Setup of run A:
Design AYUMU, start of the top module:
module AYUMU(
	input CLK,
	input RST,
	input [31:0] INPUT,
	output [31:0] OUTPUT,
	output [15:0] IADDR,
	input [15:0] IDATA
);
Settings: LEC_CHECK=0, CAP_MARGIN=20, CELL_PAD_IN_SITES_DETAIL_PLACEMENT=1, CORE_MARGIN=2, CORE_UTILIZATION=42, GPL_ROUTABILITY_DRIVEN=0, GPL_TIMING_DRIVEN=1, HOLD_SLACK_MARGIN=0.16, MAX_ROUTING_LAYER=met4, SLEW_MARGIN=25; clock period 10.0 ns.
run.sh (not shown) runs the stock make flow with config.mk's settings and CLKGATE_MAP_FILE=.
What run B does differently from run A at the input level:
- clearing CELL_PAD_IN_SITES_DETAIL_PLACEMENT, which used to be 1
- swapping 25 for 20 in SLEW_MARGIN
- putting PLACE_DENSITY at 0.36 where nothing was set
- swapping 20 for 15 in CAP_MARGIN
- clearing MAX_ROUTING_LAYER, which used to be met4
- swapping 42 for 72 in CORE_UTILIZATION
- clearing GPL_TIMING_DRIVEN, which used to be 1
- clearing GPL_ROUTABILITY_DRIVEN, which used to be 0
- clearing HOLD_SLACK_MARGIN, which used to be 0.16
- swapping 10.0 for 7.28 in the clock period (ns, I/O delays scaled along)
## What came out
Looking at placed instance area across run A and run B, the one that comes out higher is run A.
Diff run A..run B | count of final setup violators | unchanged
Max first-pass GRT wire length across run A and run B: run B
Compared run B against run A; part of the total power dissipated in sequential elements within noise.
Summary of run B over run A: number of filler cells placed in the layout now smaller; clock-buffer cell count closely matched the old numbers.
For run C, these inputs were changed with respect to run B:
- setting SETUP_SLACK_MARGIN to 0.93 for the first time
- setting CTS_CLUSTER_SIZE to 10 for the first time
- setting CTS_CLUSTER_DIAMETER to 87 for the first time
- setting ABC_AREA to 1 for the first time
- changing the clock period (ns, I/O delays scaled along) from 7.28 to 7.69
Results
Run C reports a higher switching power than run B does.
NOTE via count run B->run C increased by more than a quarter
Run C has total routed wire length on the met1 layer above what run B had.
In the tables for run B and run C, synthesized area reads lower with run B.
[compare] base=run B new=run C: post-layout instance count excluding filler cells now sits higher; met1 layer usage reported by global route rose by 0.57 points; routed wire length climbed 7.8 mm.
## Diff of input files: run D against run C
- CTS_CLUSTER_SIZE no longer set, was 10
- SETUP_SLACK_MARGIN no longer set, was 0.93
- CTS_CLUSTER_DIAMETER no longer set, was 87
- CAP_MARGIN now 20, was 15
- ABC_AREA no longer set, was 1
- CORE_UTILIZATION now 65, was 72
- the clock period (ns, I/O delays scaled along) now 14.9, was 7.69
Notes after the runs:
Wire length the detailed router placed on met1 sits lower in run D than in run C.
Final period utilization in run D is 24 points below run C.
In the metrics for run D and run C, the one carrying the lower simple-gate share of the synthesized area is run D.
Portion of total power attributed to the clock network for run D: 2.2 points up relative to run C
Compared with run C, in run D internal power consumption went down by about 50%; wire length went down by 12%; overall power of the completed layout went down by 50%; sequential portion of the cell area went up by 0.53 points; total of endpoints with negative setup slack in the final report was more or less identical.
multiplexers as the largest family of logic cells by area was reported by run D, and simple AND/OR/NAND/NOR gates by run C.
The following lists how run E was set up differently from run D:
- setting GPL_ROUTABILITY_DRIVEN to 0 for the first time
- changing CORE_MARGIN from 2 to 5
- setting TNS_END_PERCENT to 60 for the first time
- removing PLACE_DENSITY (formerly 0.36)
- changing CORE_UTILIZATION from 65 to 46
- changing the clock period (ns, I/O delays scaled along) from 14.9 to 11.1
Results
Per the comparison of run E with run D, count of clock-buffer cells in the layout grew by 6; growth of design area from synthesis to finish rose 1.5 points; first-iteration detailed-routing DRC count dropped 14%; clock power +about 40%.
On via count, the higher figure sits with run D, not run E.
In the tables for run D and run E, global-route usage reads higher with run D.
Diff run D and run E: floorplan-stage core utilization lower in run E
The inputs of run F differ from those of run E as listed below.
- CORE_MARGIN changed from 5 to 2
- ABC_AREA newly set to 1
- CORE_UTILIZATION changed from 46 to 70
- CTS_CLUSTER_SIZE newly set to 73
- TNS_END_PERCENT removed (was 60)
- GPL_ROUTABILITY_DRIVEN removed (was 0)
- the clock period (ns, I/O delays scaled along) changed from 11.1 to 4.62
Results
- Going from run E to run F, the die area was shrunk.
- Relative to run E, the final instance count without filler cells of run F is higher by 3202.
- Run F ends up with a deepest level of the CTS H-tree that is 1 lower than in run E.
- met2 layer wire length in the routed design was higher in run F than in run E.
- Per the comparison of run F with run E, area fraction in and, or, nand and nor cells grew by 9.3 points; fraction of synthesis flops using an asynchronous set or reset pin held steady.

---

Starting RTL as in the previous note.
Settings: LEC_CHECK=0, CAP_MARGIN=35, CELL_PAD_IN_SITES_DETAIL_PLACEMENT=2, CORE_MARGIN=2, CORE_UTILIZATION=64, CTS_CLUSTER_SIZE=58, MAX_ROUTING_LAYER=met4, MIN_ROUTING_LAYER=met1, PLACE_DENSITY_LB_ADDON=0.27, SETUP_SLACK_MARGIN=1.02, SLEW_MARGIN=20, TNS_END_PERCENT=5; clock period 6.08 ns.
The first run did not get past 3_5_place_dp.
==> next run, changes <==
- ABC_AREA: unset -> 1
- CAP_MARGIN: 35 -> 20
- CELL_PAD_IN_SITES_DETAIL_PLACEMENT: 2 -> unset
- CORE_UTILIZATION: 64 -> 60
- CTS_CLUSTER_SIZE: 58 -> 97
- MAX_ROUTING_LAYER: met4 -> unset
- MIN_ROUTING_LAYER: met1 -> unset
- PLACE_DENSITY_LB_ADDON: 0.27 -> unset
- SETUP_SLACK_MARGIN: 1.02 -> unset
- TNS_END_PERCENT: 5 -> unset
- clock period: 6.08 -> 6.11 ns (I/O delays scaled with it)
After rerunning: The changed run went through all stages and came out clean; synthesized area came out higher by 1.8%; synthesized cell count came out higher by 62%; die size came out higher by 8.5%.
==> next run, changes <==
- ABC_AREA: 1 -> unset
- CORE_UTILIZATION: 60 -> 22
- CTS_CLUSTER_SIZE: 97 -> unset
- clock period: 6.11 -> 11.1 ns (I/O delays scaled with it)
The new run produced a clean layout.
Power drops by 47%.
Wire length decreases by 14%.
First-iteration DRC count fell by 33%.
Global-route usage decreases by 24 points.
Worst setup slack gains 4.0 ns.
Area after synthesis goes down by 1.8%.
Synthesized cell count decreases by 38%.
==> next run, changes <==
- CORE_UTILIZATION: 22 -> 40
- clock period: 11.1 -> 4.61 ns (I/O delays scaled with it)
After rerunning: The changed run ran to the end with no violations; via count went up by a few percent; wire length went up by a few percent; area after synthesis is unchanged; fmax went up by well over a third; clock power went up by well over a third; register-to-register slack got worse by 4.8 ns; power went up by well over a third; first-iteration DRC count went down by a few percent; combinational power went up to 2.6 times its value; synthesized cell count does not change.
==> next run, changes <==
- CORE_UTILIZATION: 40 -> 24
- clock period: 4.61 -> 6.9 ns (I/O delays scaled with it)
Non-clock buffer count is lower by 485.
Die size climbs by 66%.
Hold slack improves by 0.043 ns.
Cell area decreases by 1.3%.
Global-route usage fell by 8.4 points.
Combinational power drops by 35%.
Power is estimated from default activity; no workload was simulated.
